// top
module top(input clk, por, reset, start_stop, mode, edit_shift, inc, output reg buzzer, output [0:6] seg,output [3:0] digit,output reg [4:0] mode_value);
reg [1:0] edit_place;
reg [5:0] seconds,minutes;
reg [4:0] hours;
reg [5:0] seconds_temp,minutes_temp;
reg [4:0] hours_temp;
reg [5:0] al_minutes;
reg [4:0] al_hours;
reg [4:0] day_temp;
reg [3:0] month_temp;
wire [3:0] ones,tens,hundreds,thousands;
parameter clock = 0;
parameter edit =1;
parameter timer =2; 
parameter stop_watch=3;
parameter alarm=4;
parameter tm_stop=0;
parameter tm_start=1;
parameter sw_stop=0;
parameter sw_start=1;
parameter alarm_off=0;
parameter alarm_on=1;
reg tm_state, tm_nstate;
reg sw_state, sw_nstate;
reg alarm_state, alarm_nstate;
reg [2:0] state, nstate;   
reg trigger;
reg sclk;
integer count;
reg[31:0] scount;
reg[31:0] a_count;
digits digits_1(clk,reset,state,seconds,minutes,hours,ones,tens,hundreds,thousands);
seven_seg seven_seg_1(clk,por,reset,state,start_stop,inc,tm_state,sw_state,alarm_state,scount,edit_place,ones,tens,hundreds,thousands,seg,digit);
  ...
Size in the first run: roughly 2400 cells after synthesis, about 240 flip-flops, ~24 I/O pins, about 0.017 mm² of cells after synthesis.
clock: 7.0 ns
lec_check: 0
cap_margin: 20
core_margin: 2
core_utilization: 58
setup_slack_margin: -0.42
slew_margin: 20
run.sh (not shown) runs the stock make flow with config.mk's settings and CLKGATE_MAP_FILE=.
The starting point produced a clean layout.
Next try:
--- a/flow/config.mk
+++ b/flow/config.mk
@@ -10,2 +10 @@
-export CORE_UTILIZATION = 58
-export SETUP_SLACK_MARGIN = -0.42
+export CORE_UTILIZATION = 65
==> flow/constraint.sdc (replaced) <==
create_clock -name core_clock -period 4.25 [get_ports {clk}]
set_input_delay 0.8500 -clock core_clock [delete_from_list [all_inputs] [get_ports {clk}]]
set_output_delay 0.8500 -clock core_clock [all_outputs]
set_load 0.01 [all_outputs]
The changed run finished with timing, DRC and antenna clean.
Sequential share of layout area goes down by 0.46 points.
Synthesized cell count stays the same.
Clock skew stays flat.
Final area goes up by 1.9%.
Power goes up by 63%.
Non-clock buffer count goes up by 56.
Synthesized area stays the same.
Utilization goes up by 9.7 points.
Combinational power goes up by 73%.
Critical path depth goes up by 2.
Register-to-register slack is worse by 1.9 ns.

* * *

Setup of oak:
top again, from the RTL that the note above started with.
Settings: LEC_CHECK=0, ABC_AREA=0, CAP_MARGIN=20, CELL_PAD_IN_SITES_DETAIL_PLACEMENT=1, CORE_MARGIN=6, CORE_UTILIZATION=70, CTS_CLUSTER_DIAMETER=182, CTS_CLUSTER_SIZE=44, GPL_TIMING_DRIVEN=0, MAX_ROUTING_LAYER=met4, MIN_ROUTING_LAYER=met2, PLACE_DENSITY=0.89, SETUP_SLACK_MARGIN=2.4, SLEW_MARGIN=35, TNS_END_PERCENT=40; clock period 10.0 ns.
oak never completed; the flow aborted with a tool error in detailed placement (3_5_place_dp).
#### Input delta (pine over oak)
==> flow/config.mk <==
export PLATFORM = sky130hd
export DESIGN_NAME = top
export DESIGN_NICKNAME = top
export VERILOG_FILES = /design/flow/design.v
export SDC_FILE = /design/flow/constraint.sdc
export NUM_CORES = 4
export LEC_CHECK = 0
export ABC_AREA = 0
export CAP_MARGIN = 20
export CELL_PAD_IN_SITES_GLOBAL_PLACEMENT = 1
export CORE_ASPECT_RATIO = 0.64
export CORE_MARGIN = 6
export CORE_UTILIZATION = 23
export CTS_CLUSTER_DIAMETER = 260
export GPL_TIMING_DRIVEN = 0
export HOLD_SLACK_MARGIN = 0.06
export MAX_ROUTING_LAYER = met4
export MIN_ROUTING_LAYER = met2
export SETUP_SLACK_MARGIN = 0.02
export SLEW_MARGIN = 40
==> flow/constraint.sdc <==
create_clock -name core_clock -period 7.73 [get_ports {clk}]
set_input_delay 1.5460 -clock core_clock [delete_from_list [all_inputs] [get_ports {clk}]]
set_output_delay 1.5460 -clock core_clock [all_outputs]
set_load 0.01 [all_outputs]
### Flow results
pine | stages: all done | timing, DRC, antenna: all pass. oak did not finish; the tool stopped in detailed placement (3_5_place_dp) with error DPL-0033. [compare] base=oak new=pine: simple-gate share of the synthesized area stayed essentially flat; vertical die dimension +62 um; core utilization at floorplan decreased 48 points; placeable core region higher. As of pine, number of cell rows had risen by more than a quarter compared to oak. Comparing pine and oak, the higher final weighted congestion in routability-driven placement was measured on oak. From oak to pine the numbers moved as follows: number of flops mapped to enable cells by yosys flat; area fraction in compound gates did not really move; area of the die picked up an extra 190%; summed instance area of the synthesized netlist did not really move; chip width now larger.

* * *

top again, from the RTL that the note above started with.
## top
module top(input clk, por, reset, start_stop, mode, edit_shift, inc, output reg buzzer, output [0:6] seg,output [3:0] digit,output reg [4:0] mode_value);
reg [1:0] edit_place;
reg [5:0] seconds,minutes;
reg [4:0] hours;
reg [5:0] seconds_temp,minutes_temp;
reg [4:0] hours_temp;
reg [5:0] al_minutes;
reg [4:0] al_hours;
reg [4:0] day_temp;
reg [3:0] month_temp;
wire [3:0] ones,tens,hundreds,thousands;
parameter clock = 0;
parameter edit =1;
parameter timer =2; 
parameter stop_watch=3;
parameter alarm=4;
parameter tm_stop=0;
parameter tm_start=1;
parameter sw_stop=0;
parameter sw_start=1;
parameter alarm_off=0;
parameter alarm_on=1;
reg tm_state, tm_nstate;
reg sw_state, sw_nstate;
reg alarm_state, alarm_nstate;
reg [2:0] state, nstate;   
reg trigger;
reg sclk;
integer count;
reg[31:0] scount;
reg[31:0] a_count;
digits digits_1(clk,reset,state,seconds,minutes,hours,ones,tens,hundreds,thousands);
seven_seg seven_seg_1(clk,por,reset,state,start_stop,inc,tm_state,sw_state,alarm_state,scount,edit_place,ones,tens,hundreds,thousands,seg,digit);
 always @(posedge clk) begin
     if(por) begin
         count<=0;
         sclk<=0;
     end
     else if(count==49) begin 
         count<=0;
         sclk<=~sclk;
     end 
     else count<=count+1;
 end
 always @(posedge clk) begin
  if(por) begin
	seconds_temp<=0;
	minutes_temp<=0;
	hours_temp<=0;
	buzzer<=0;
	a_count<=0;
  end
  else begin
	if(state==edit) begin
		if(edit_place==0 || edit_place==1) begin
			if (reset==1 && scount==16) begin
				hours_temp<=hours;
				minutes_temp<=minutes;
				seconds_temp<=seconds;
			end
			else if (inc==1 && scount==16) begin
				hours_temp<=hours;
  ...
make LEC_CHECK=0 ABC_AREA=1 CAP_MARGIN=5 CELL_PAD_IN_SITES_GLOBAL_PLACEMENT=0 CORE_ASPECT_RATIO=0.92 CORE_MARGIN=2 CORE_UTILIZATION=72 CTS_CLUSTER_DIAMETER=26 CTS_CLUSTER_SIZE=46 GPL_ROUTABILITY_DRIVEN=1 PLACE_DENSITY_LB_ADDON=0.19 SETUP_SLACK_MARGIN=0.51 SLEW_MARGIN=40 TNS_END_PERCENT=100 finish   # period 4.21 ns
Rerun with:
Settings changed: CAP_MARGIN 5 to 20, CELL_PAD_IN_SITES_GLOBAL_PLACEMENT 0 to default, CORE_ASPECT_RATIO 0.92 to default, CTS_CLUSTER_DIAMETER 26 to 259, CTS_CLUSTER_SIZE 46 to default, GPL_ROUTABILITY_DRIVEN 1 to default, PLACE_DENSITY_LB_ADDON 0.19 to default, SETUP_SLACK_MARGIN 0.51 to default, SLEW_MARGIN 40 to 20, TNS_END_PERCENT 100 to default.
Clock period 4.21 ns to 6.66 ns, I/O delays scaled along.
What happened:
- clock-buffer cell count decreases by 32
- first-iteration DRC count decreases by a quarter to a third
- sequential share of layout area increases by 1.7 points
- worst setup slack gains 0.79 ns
- worst hold slack stays flat
- cell count decreases by a few percent
- routed wire length decreases by about a fifth
- sequential power decreases by well over a third
- core utilization decreases by 6.0 points
Rerun with:
Settings changed: ABC_AREA 1 to default, CORE_UTILIZATION 72 to 17, CTS_CLUSTER_DIAMETER 259 to default.
Clock period 6.66 ns to 7.58 ns, I/O delays scaled along.
Effect: Clock power decreases by 16%. Power decreases by 26%. Synthesized area decreases by 6.6%.
Rerun with:
Settings changed: CORE_UTILIZATION 17 to 63, CTS_CLUSTER_SIZE from default to 76, HOLD_SLACK_MARGIN from default to 0.3, SETUP_SLACK_MARGIN from default to -0.42.
Clock period 7.58 ns to 7.0 ns, I/O delays scaled along.
Outcome: The new run finished with timing, DRC and antenna clean. Routed wire length went down by a few percent. Global-route usage went up by 27 points. Core utilization went up by 49 points. Synthesized area is unchanged.
Rerun with:
Settings changed: CORE_UTILIZATION 63 to 40, CTS_CLUSTER_SIZE 76 to 44, HOLD_SLACK_MARGIN 0.3 to default, SETUP_SLACK_MARGIN -0.42 to default, SLEW_MARGIN 20 to 35.
Clock period 7.0 ns to 10.0 ns, I/O delays scaled along.
=>
- The new run completed without violations
- design area rises by 2.5%
- non-clock buffer count went up by 3
- power decreases by 28%
- die size climbs by 56%
- worst setup slack improved by 1.5 ns
Rerun with:
Settings changed: CORE_UTILIZATION 40 to 70, CTS_CLUSTER_DIAMETER from default to 27, CTS_CLUSTER_SIZE 44 to default, SETUP_SLACK_MARGIN from default to 1.36, SLEW_MARGIN 35 to 20.
Clock period 10.0 ns to 4.58 ns, I/O delays scaled along.
What happened:
- via count went up by 20%
- final area rose by 11%
- hold slack improves by 0.0069 ns
- sequential share of layout area goes down by 2.4 points
- area after synthesis does not change

* * *

## 10-17
Starting RTL as in the previous note.
Settings: LEC_CHECK=0, CAP_MARGIN=15, CORE_MARGIN=2, CORE_UTILIZATION=22, CTS_CLUSTER_SIZE=81, GPL_ROUTABILITY_DRIVEN=1, GPL_TIMING_DRIVEN=0, PLACE_DENSITY_LB_ADDON=0.05, SETUP_SLACK_MARGIN=1.53, SLEW_MARGIN=20, TNS_END_PERCENT=100; clock period 5.82 ns.
10-17 closes out successfully: all stages finished, all timing, DRC and antenna checks passed.
Input changes introduced in 03-28 (baseline for comparison: 10-17):
# 10-17
export LEC_CHECK = 0
export CAP_MARGIN = 15
export CORE_MARGIN = 2
export CORE_UTILIZATION = 22
export CTS_CLUSTER_SIZE = 81
export GPL_ROUTABILITY_DRIVEN = 1
export GPL_TIMING_DRIVEN = 0
export PLACE_DENSITY_LB_ADDON = 0.05
export SETUP_SLACK_MARGIN = 1.53
export SLEW_MARGIN = 20
export TNS_END_PERCENT = 100
create_clock -name core_clock -period 5.82 [get_ports {clk}]
# 03-28
export LEC_CHECK = 0
export CAP_MARGIN = 20
export CORE_MARGIN = 2
export CORE_UTILIZATION = 66
export HOLD_SLACK_MARGIN = -0.08
export SETUP_SLACK_MARGIN = -0.42
export SLEW_MARGIN = 20
export TNS_END_PERCENT = 5
create_clock -name core_clock -period 7.0 [get_ports {clk}]
### Flow results
In the tables for 03-28 and 10-17, met2 layer usage reported by global route reads higher with 03-28. From 10-17 to 03-28 the numbers moved as follows: final design utilization +45 points; sum of met3 wire segment lengths after detailed routing +18%; starting utilization of the core area +45 points. The critical path depth reported for 03-28 is smaller than that of 10-17 by 1. Delta (03-28 minus 10-17): total power after layout lower; worst setup slack has decreased. 03-28: non-clock buffer share of cell area 3.7 points below 10-17.

* * *

top again, from the RTL that the note above started with.
make LEC_CHECK=0 CAP_MARGIN=30 CELL_PAD_IN_SITES_DETAIL_PLACEMENT=1 CELL_PAD_IN_SITES_GLOBAL_PLACEMENT=1 CORE_MARGIN=2 CORE_UTILIZATION=33 CTS_CLUSTER_DIAMETER=86 HOLD_SLACK_MARGIN=0.08 PLACE_DENSITY_LB_ADDON=0.12 SETUP_SLACK_MARGIN=0.82 SLEW_MARGIN=20 finish   # period 5.74 ns
The starting point passed the timing, design-rule and antenna checks.
==> next run, changes <==
- ABC_AREA: default -> 1
- CAP_MARGIN: 30 -> 10
- CELL_PAD_IN_SITES_DETAIL_PLACEMENT: 1 -> default
- CELL_PAD_IN_SITES_GLOBAL_PLACEMENT: 1 -> default
- CORE_UTILIZATION: 33 -> 72
- CTS_CLUSTER_DIAMETER: 86 -> 28
- HOLD_SLACK_MARGIN: 0.08 -> -0.09
- PLACE_DENSITY_LB_ADDON: 0.12 -> default
- SETUP_SLACK_MARGIN: 0.82 -> 1.16
- clock period: 5.74 -> 4.21 ns (I/O delays scaled with it)
The changed run stopped in 5_1_grt. Area after synthesis rises by 7.1%. Synthesized cell count came out higher by 28%. Die area went down by 50%.
==> next run, changes <==
- ABC_AREA: 1 -> default
- CAP_MARGIN: 10 -> 20
- CORE_UTILIZATION: 72 -> 40
- CTS_CLUSTER_DIAMETER: 28 -> default
- HOLD_SLACK_MARGIN: -0.09 -> default
- SETUP_SLACK_MARGIN: 1.16 -> default
- clock period: 4.21 -> 5.06 ns (I/O delays scaled with it)
This time the run produced a clean layout. Area after synthesis goes down by about 6.6%. Synthesized cell count goes down by about 22%. Die size goes up by about 70%.

* * *

run A:
Starting RTL as in the previous note.
clock: 7.73 ns
lec_check: 0
abc_area: 0
cap_margin: 20
cell_pad_in_sites_global_placement: 2
core_aspect_ratio: 0.64
core_margin: 6
core_utilization: 23
cts_cluster_diameter: 141
gpl_timing_driven: 0
hold_slack_margin: 0.06
max_routing_layer: met4
min_routing_layer: met2
slew_margin: 40
For run B, these inputs were changed with respect to run A:
- GPL_TIMING_DRIVEN no longer set, was 0
- SLEW_MARGIN now 20, was 40
- CELL_PAD_IN_SITES_GLOBAL_PLACEMENT no longer set, was 2
- HOLD_SLACK_MARGIN no longer set, was 0.06
- CORE_UTILIZATION now 72, was 23
- CORE_MARGIN now 2, was 6
- ABC_AREA now 1, was 0
- CTS_CLUSTER_DIAMETER no longer set, was 141
- CORE_ASPECT_RATIO no longer set, was 0.64
- MIN_ROUTING_LAYER no longer set, was met2
- MAX_ROUTING_LAYER no longer set, was met4
- PLACE_DENSITY_LB_ADDON now 0.2, previously not set
- the clock period (ns, I/O delays scaled along) now 6.66, was 7.73
Results
- Across both runs, number of clock-tree buffers in the layout was lower for run B than for run A.
- Run A -> run B: via count of the first global-routing pass decreased by more than a quarter
- Measured against each other, run A and run B differ in critical path depth, the lower figure coming from run A.
- Per the comparison of run B with run A, global-route usage rose by 9.0 points, xor/xnor share of the synthesized area fell by 2.7 points, switching part of the total rose by 0.86 points.
- Logic share of the area: run B vs run A up 0.86 points
- Measured against each other, run A and run B differ in sequential share of layout area, the higher figure coming from run B.
- Comparing run A and run B, the higher detailed route wirelength on metal2 was measured on run A.
- The lower number of buffers added by the clock tree synthesis step of run A and run B is in run B.
> inputs changed (run B -> run C)
- a change of CAP_MARGIN from 20 to 10
- a deleted PLACE_DENSITY_LB_ADDON that had been 0.2
- an added SETUP_SLACK_MARGIN of 0.61
- an added CTS_CLUSTER_DIAMETER of 259
- a change of the clock period (ns, I/O delays scaled along) from 6.66 to 5.06
[summary]
Run C ran to completion and came out clean on the timing, design-rule and antenna checks.
On net count reported at finish, run C tracks run B almost exactly.
Run C vs run B, final area went up by 0.58%.
Of run C and run B, it is run C that has the higher final cycle utilization of the critical path.
As far as sequential fraction of total cell area is concerned, run B and run C perform about the same.
In run C, the worst path required time came out 1.28 ns below the value in run B.
| share of total power consumed by net switching | run C vs run B | 0.43 points lower |
[run C] least setup slack across all paths after layout fell 0.36 ns relative to run B
Switching power summed over all nets ended up 31% higher on run C than on run B.
For run D, these inputs were changed with respect to run C:
- SETUP_SLACK_MARGIN now 1.23, was 0.61
- PLACE_DENSITY_LB_ADDON now 0.25, previously not set
- CTS_CLUSTER_DIAMETER now 27, was 259
- HOLD_SLACK_MARGIN now -0.09, previously not set
- the clock period (ns, I/O delays scaled along) now 4.21, was 5.06
Results
- Run D | ERROR | 5_1_grt
- Comparing run D against run C, there is no change at all in die area.
- From run C to run D the numbers moved as follows: worst setup timing slack at the placement stage fell 0.61 ns, post-DP HPWL has increased, number of standard cells after synthesis held steady, async set or reset register ratio after synthesis neither gained nor lost much.
- Run D against run C: number of buffers added for setup after CTS rose by 75; number of nets in the synthesized netlist now sits at about the same level; number of H-tree levels higher; total cell area at the placement stage now sits higher; count of instantiated cells in the yosys netlist saw little to no change.
- NOTE: number of placed instances with taps included in run D exceeds that of run C
Power is estimated from default activity; no workload was simulated.
